exp/harbor:
Design boom_pro, start of the top module:
module boom_pro(sw7,start,clk,led,seg,sw_input,row,seg_cat,btn6,buzzer,green,red);
export LEC_CHECK = 0
export CAP_MARGIN = 30
export CELL_PAD_IN_SITES_DETAIL_PLACEMENT = 1
export CELL_PAD_IN_SITES_GLOBAL_PLACEMENT = 3
export CORE_ASPECT_RATIO = 1.33
export CORE_MARGIN = 6
export CORE_UTILIZATION = 69
export GPL_ROUTABILITY_DRIVEN = 0
export GPL_TIMING_DRIVEN = 0
export HOLD_SLACK_MARGIN = 0.27
export MIN_ROUTING_LAYER = met2
export PLACE_DENSITY_LB_ADDON = 0.29
export SETUP_SLACK_MARGIN = 0.58
export SLEW_MARGIN = 20
export TNS_END_PERCENT = 80
create_clock -name core_clock -period 5.52 [get_ports {clk}]
run.sh (not shown) runs the stock make flow with config.mk's settings and CLKGATE_MAP_FILE=.
Seen in the log of exp/harbor: FLW-0024 during global placement without I/O, after which the run never completed.
> inputs changed (exp/harbor -> exp/zinc)
Settings: changing CORE_MARGIN from 6 to 2; removing CELL_PAD_IN_SITES_DETAIL_PLACEMENT (formerly 1); removing GPL_ROUTABILITY_DRIVEN (formerly 0); removing HOLD_SLACK_MARGIN (formerly 0.27); removing PLACE_DENSITY_LB_ADDON (formerly 0.29); removing MIN_ROUTING_LAYER (formerly met2); removing CORE_ASPECT_RATIO (formerly 1.33); changing CAP_MARGIN from 30 to 20; removing SETUP_SLACK_MARGIN (formerly 0.58); removing CELL_PAD_IN_SITES_GLOBAL_PLACEMENT (formerly 3); removing GPL_TIMING_DRIVEN (formerly 0); changing CORE_UTILIZATION from 69 to 40; removing TNS_END_PERCENT (formerly 80); changing the clock period (ns, I/O delays scaled along) from 5.52 to 9.41.
Per the final summary, exp/zinc finished and its layout is clean on timing, DRC and antenna. Area of the mapped netlist: exp/harbor vs exp/zinc identical. Count of standard-cell rows for exp/zinc: 12 up relative to exp/harbor. Die area, exp/zinc vs exp/harbor: up by more than half.
## Diff of input files: exp/delta against exp/zinc
Settings: putting CTS_CLUSTER_SIZE at 41 where nothing was set; swapping 40 for 72 in CORE_UTILIZATION; putting SETUP_SLACK_MARGIN at 1.0 where nothing was set; putting PLACE_DENSITY at 0.65 where nothing was set; swapping 9.41 for 9.32 in the clock period (ns, I/O delays scaled along).
Results
Data arrival at the endpoint of the critical path, exp/delta and exp/zinc: lower on exp/delta. Diff exp/zinc -> exp/delta: final design instance area without fill climbed about 1.3%; worst hold-check slack climbed 34 ps; area of the core dropped about 45%; relative slew slack dropped 0.22 points. Of exp/delta and exp/zinc, the higher weighted congestion reported at the end of routability-driven placement belongs to exp/delta. The routed wire length in exp/delta was higher than what exp/zinc gave. Lower global-route usage goes to exp/zinc over exp/delta. Cell count: exp/delta lower than exp/zinc.
What exp/violet does differently from exp/delta at the input level:
Settings: ABC_AREA: unset -> 1; SETUP_SLACK_MARGIN: 1.0 -> 2.72; CTS_CLUSTER_SIZE: 41 -> 73; CORE_ASPECT_RATIO: unset -> 0.5; TNS_END_PERCENT: unset -> 5.
- The post-synthesis chip area from yosys in exp/violet sits 930 sq um above the value recorded for exp/delta.
- Of exp/delta and exp/violet, exp/violet shows the higher met1 wire length, with exp/delta below it.
- No run among exp/delta and exp/violet stopped early or left any final violation; all are clean.
- Row inverter count of the layout excluding clock inverters: exp/violet higher / exp/delta lower
- Per the comparison of exp/violet with exp/delta, post-synthesis share of cell area spent on xor and xnor gates fell by 0.75 points; CTS buffer count fell by 3; die area rose by about 4%.
- Changes observed in exp/violet relative to exp/delta: maximum clock frequency has increased; clock tree cell share of total cell area shows no meaningful change; fraction of cell area in non-clock buffers went down by 1.1 points; pin count of the biggest net entering global routing went down by 20%.
Input changes introduced in exp/tundra (baseline for comparison: exp/violet):
Settings: SETUP_SLACK_MARGIN: 2.72 -> unset; TNS_END_PERCENT: 5 -> unset; CTS_CLUSTER_SIZE: 73 -> unset; CORE_UTILIZATION: 72 -> 64; ABC_AREA: 1 -> unset; PLACE_DENSITY: 0.65 -> unset; CORE_ASPECT_RATIO: 0.5 -> unset.
--- outcome ---
Between exp/violet and exp/tundra, area fraction in full adders, half adders and majority gates increased. Changes observed in exp/tundra relative to exp/violet: final instance area went down by 0.0022 sq mm; number of gates resized after cts shrank by 154. Summary — wire length, exp/tundra relative to exp/violet: lower, by 18%. The run showing the greater final non-filler cell total is exp/violet. exp/tundra vs exp/violet — share of final layout cell area taken by non-clock buffers dropped 0.60 points.
